==> run C: inputs <==
Design scr_search, start of the top module:
module scr_search(clk,rst,start,R_fixed,angle1,adder,error,X,Y,done
    );
==> flow/config.mk <==
export PLATFORM = sky130hd
export DESIGN_NAME = scr_search
export DESIGN_NICKNAME = scr_search
export VERILOG_FILES = /design/flow/design.v
export SDC_FILE = /design/flow/constraint.sdc
export NUM_CORES = 4
export LEC_CHECK = 0
export ABC_AREA = 0
export CAP_MARGIN = 40
export CORE_MARGIN = 2
export CORE_UTILIZATION = 46
export CTS_CLUSTER_SIZE = 19
export GPL_ROUTABILITY_DRIVEN = 1
export GPL_TIMING_DRIVEN = 0
export MIN_ROUTING_LAYER = met2
export SLEW_MARGIN = 20
export TNS_END_PERCENT = 60
==> flow/constraint.sdc <==
create_clock -name core_clock -period 13.0 [get_ports {clk}]
set_input_delay 2.6000 -clock core_clock [delete_from_list [all_inputs] [get_ports {clk}]]
set_output_delay 2.6000 -clock core_clock [all_outputs]
set_load 0.01 [all_outputs]
run.sh (not shown) runs the stock make flow with config.mk's settings and CLKGATE_MAP_FILE=.
==> run D: changes against run C <==
==> flow/config.mk (replaced) <==
export PLATFORM = sky130hd
export DESIGN_NAME = scr_search
export DESIGN_NICKNAME = scr_search
export VERILOG_FILES = /design/flow/design.v
export SDC_FILE = /design/flow/constraint.sdc
export NUM_CORES = 4
export LEC_CHECK = 0
export CAP_MARGIN = 20
export CORE_MARGIN = 2
export CORE_UTILIZATION = 27
export PLACE_DENSITY = 0.45
export SLEW_MARGIN = 20
==> flow/constraint.sdc (replaced) <==
create_clock -name core_clock -period 11.3 [get_ports {clk}]
set_input_delay 2.2600 -clock core_clock [delete_from_list [all_inputs] [get_ports {clk}]]
set_output_delay 2.2600 -clock core_clock [all_outputs]
set_load 0.01 [all_outputs]
==> run F: changes against run C <==
==> flow/config.mk (replaced) <==
export PLATFORM = sky130hd
export DESIGN_NAME = scr_search
export DESIGN_NICKNAME = scr_search
export VERILOG_FILES = /design/flow/design.v
export SDC_FILE = /design/flow/constraint.sdc
export NUM_CORES = 4
export LEC_CHECK = 0
export ABC_AREA = 1
export CAP_MARGIN = 20
export CORE_MARGIN = 2
export CORE_UTILIZATION = 72
export PLACE_DENSITY = 0.41
export SLEW_MARGIN = 20
==> flow/constraint.sdc (replaced) <==
create_clock -name core_clock -period 2.86 [get_ports {clk}]
set_input_delay 0.5720 -clock core_clock [delete_from_list [all_inputs] [get_ports {clk}]]
set_output_delay 0.5720 -clock core_clock [all_outputs]
set_load 0.01 [all_outputs]
==> run H: changes against run C <==
==> flow/config.mk (replaced) <==
export PLATFORM = sky130hd
export DESIGN_NAME = scr_search
export DESIGN_NICKNAME = scr_search
export VERILOG_FILES = /design/flow/design.v
export SDC_FILE = /design/flow/constraint.sdc
export NUM_CORES = 4
export LEC_CHECK = 0
export ABC_AREA = 1
export CAP_MARGIN = 20
export CORE_MARGIN = 2
export CORE_UTILIZATION = 64
export PLACE_DENSITY = 0.45
export SLEW_MARGIN = 20
==> flow/constraint.sdc (replaced) <==
create_clock -name core_clock -period 2.63 [get_ports {clk}]
set_input_delay 0.5260 -clock core_clock [delete_from_list [all_inputs] [get_ports {clk}]]
set_output_delay 0.5260 -clock core_clock [all_outputs]
set_load 0.01 [all_outputs]
==> results <==
|  | run F | run C | run H | run D |
|---|---|---|---|---|
| Outcome | did not finish | did not finish | did not finish | complete, no violations |
| Stage where the flow stopped | detailed placement | global routing | detailed placement | - |
| Post-synthesis instance area | 11500 sq um | 12000 sq um | 11500 sq um | 12000 sq um |
| Post-CTS Hold Fix Bufs | - | 0 | - | 0 |
| Core footprint | 15800 sq um | 25800 sq um | 17800 sq um | 44000 sq um |
| Setup WS pre-CTS | - | 1.71 ns | - | 0.792 ns |
| Xor/xnor share of the synthesized area | 1.90% | 2.82% | 1.90% | 2.82% |
| # rows | 46 | 59 | 49 | 77 |
| Aoi/oai-family share of the synthesized area | 7.36% | 35.5% | 7.36% | 35.5% |
| Clock H-tree levels | - | 2 | - | 2 |
| Mean cell area of the mapped netlist | 5.32 sq um | 6.68 sq um | 5.32 sq um | 6.68 sq um |
| HPWL reported at the end of detailed placement | - | 61.1 mm | - | 73.8 mm |
| Simple-gate share of the synthesized area | 59.3% | 33.6% | 59.3% | 33.6% |
| # placed instances | - | 2195 | - | 2399 |
| Post-CTS setup buffer count | - | 0 | - | 0 |
| Number of distinct library cell variants in the gate-level netlist after synthesis | 55 | 100 | 55 | 100 |
| Adder-cell area share of the yosys netlist | 8.06% | 7.76% | 8.06% | 7.76% |
| Number of buffers inserted during clock tree synthesis | - | 5 | - | 5 |
| Chip height | 130 um | 165 um | 138 um | 215 um |
| Count of input and output buffers | 48 | 45 | 48 | 48 |
| DP Area | - | 13100 sq um | - | 13600 sq um |
| Root Buffer Master | - | clkbuf_16 | - | clkbuf_16 |
| Number of instances in the synthesized netlist | 2166 | 1792 | 2166 | 1792 |
| Floorplan die area | 17000 sq um | 27300 sq um | 19100 sq um | 46000 sq um |
| Die width | 130 um | 165 um | 138 um | 215 um |
| Clock Path Buffers | - | 2 | - | 2 |
| Yosys top cell area share | 21.3% | 10.0% | 21.3% | 10.0% |
| Most common cell in the synthesized netlist | nand2_1 | nor2_1 | nand2_1 | nor2_1 |

========
==> job 648: inputs <==
Starting RTL as in the previous note.
Settings: LEC_CHECK=0, ABC_AREA=1, CAP_MARGIN=20, CELL_PAD_IN_SITES_GLOBAL_PLACEMENT=1, CORE_MARGIN=2, CORE_UTILIZATION=18, CTS_CLUSTER_DIAMETER=282, CTS_CLUSTER_SIZE=98, PLACE_DENSITY_LB_ADDON=0.3, SLEW_MARGIN=20, TNS_END_PERCENT=10; clock period 12.0 ns.
==> job 5621: changes against job 648 <==
==> flow/config.mk (replaced) <==
export PLATFORM = sky130hd
export DESIGN_NAME = scr_search
export DESIGN_NICKNAME = scr_search
export VERILOG_FILES = /design/flow/design.v
export SDC_FILE = /design/flow/constraint.sdc
export NUM_CORES = 4
export LEC_CHECK = 0
export CAP_MARGIN = 20
export CORE_MARGIN = 2
export CORE_UTILIZATION = 40
export GPL_TIMING_DRIVEN = 0
export MAX_ROUTING_LAYER = met4
export PLACE_DENSITY = 0.75
export SETUP_SLACK_MARGIN = 1.13
export SLEW_MARGIN = 20
export TNS_END_PERCENT = 45
==> job 9436: changes against job 648 <==
--- a/flow/config.mk
+++ b/flow/config.mk
@@ -9,8 +9,6 @@
 export CAP_MARGIN = 20
-export CELL_PAD_IN_SITES_GLOBAL_PLACEMENT = 1
 export CORE_MARGIN = 2
-export CORE_UTILIZATION = 18
-export CTS_CLUSTER_DIAMETER = 282
-export CTS_CLUSTER_SIZE = 98
-export PLACE_DENSITY_LB_ADDON = 0.3
+export CORE_UTILIZATION = 39
+export PLACE_DENSITY = 0.45
+export SETUP_SLACK_MARGIN = 1.75
 export SLEW_MARGIN = 20
==> flow/constraint.sdc (replaced) <==
create_clock -name core_clock -period 6.3 [get_ports {clk}]
set_input_delay 1.2600 -clock core_clock [delete_from_list [all_inputs] [get_ports {clk}]]
set_output_delay 1.2600 -clock core_clock [all_outputs]
set_load 0.01 [all_outputs]
==> comparison table <==
Post-route core utilization: job 5621 46.3%; job 648 21.0%; job 9436 69.6%
Largest net degree at the start of global routing: job 5621 16; job 648 23; job 9436 20
Signal buf overhead: job 5621 9.93%; job 648 5.78%; job 9436 30.9%
Clock group: job 5621 0.139 mW; job 648 0.140 mW; job 9436 0.340 mW
Router iterations before antenna repair: job 5621 15; job 648 6; job 9436 28
Number of placed instances, taps included: job 5621 2,229; job 648 3,057; job 9436 3,210
Post-CTS setup buffers: job 5621 2; job 648 0; job 9436 40
Final net count: job 5621 1,977; job 648 2,332; job 9436 3,026
Met3 layer wire length in the routed design: job 5621 16,100 microns; job 648 8160 microns; job 9436 15,800 microns
Share of power burned in registers: job 5621 10.2%; job 648 14.9%; job 9436 9.1%
Non-clock buffer count in the final layout: job 5621 229; job 648 85; job 9436 770
Critical register-to-register path endpoint: job 5621 Y[0]; job 648 temp_tan[4]; job 9436 temp_tan[13]
Die width: job 5621 177 microns; job 648 257 microns; job 9436 176 microns
Crit path required time: job 5621 12.00 ns; job 648 12.00 ns; job 9436 6.29 ns
Result of the run: job 5621 failed layout checks; job 648 no timing/DRC/antenna violations; job 9436 failed layout checks
Layout check failures: job 5621 capacitance limit, slew limit; job 648 -; job 9436 setup timing
Post-synthesis to final-layout area growth: job 5621 14.4%; job 648 15.1%; job 9436 74.4%
Cell type with the highest aggregate area in the netlist: job 5621 edfxtp_1; job 648 nand2_1; job 9436 nand2_1
Area share of the leading cell type in the synthesized netlist: job 5621 10.0%; job 648 21.3%; job 9436 21.3%
Internal Power: job 5621 0.801 mW; job 648 0.562 mW; job 9436 1.99 mW
Buffers plus inverters on the worst setup path: job 5621 6; job 648 8; job 9436 8
Worst-case headroom to the max-slew limit: job 5621 -1.64%; job 648 22.5%; job 9436 40.6%
Clock-pin slew on the worst setup and hold paths: job 5621 0.06 ns; job 648 0.07 ns; job 9436 0.07 ns
Cell variety after synth: job 5621 100; job 648 55; job 9436 55
Uppermost layer routed: job 5621 met4; job 648 met5; job 9436 met5
Largest clock skew in the final design: job 5621 0.00371 ns; job 648 0.0110 ns; job 9436 0.00803 ns
Setup TNS Final: job 5621 0 ns; job 648 0 ns; job 9436 -17.65 ns
Count of multi-input combinational gates: job 5621 1,516; job 648 1,766; job 9436 1,775
Power is estimated from default activity; no workload was simulated.
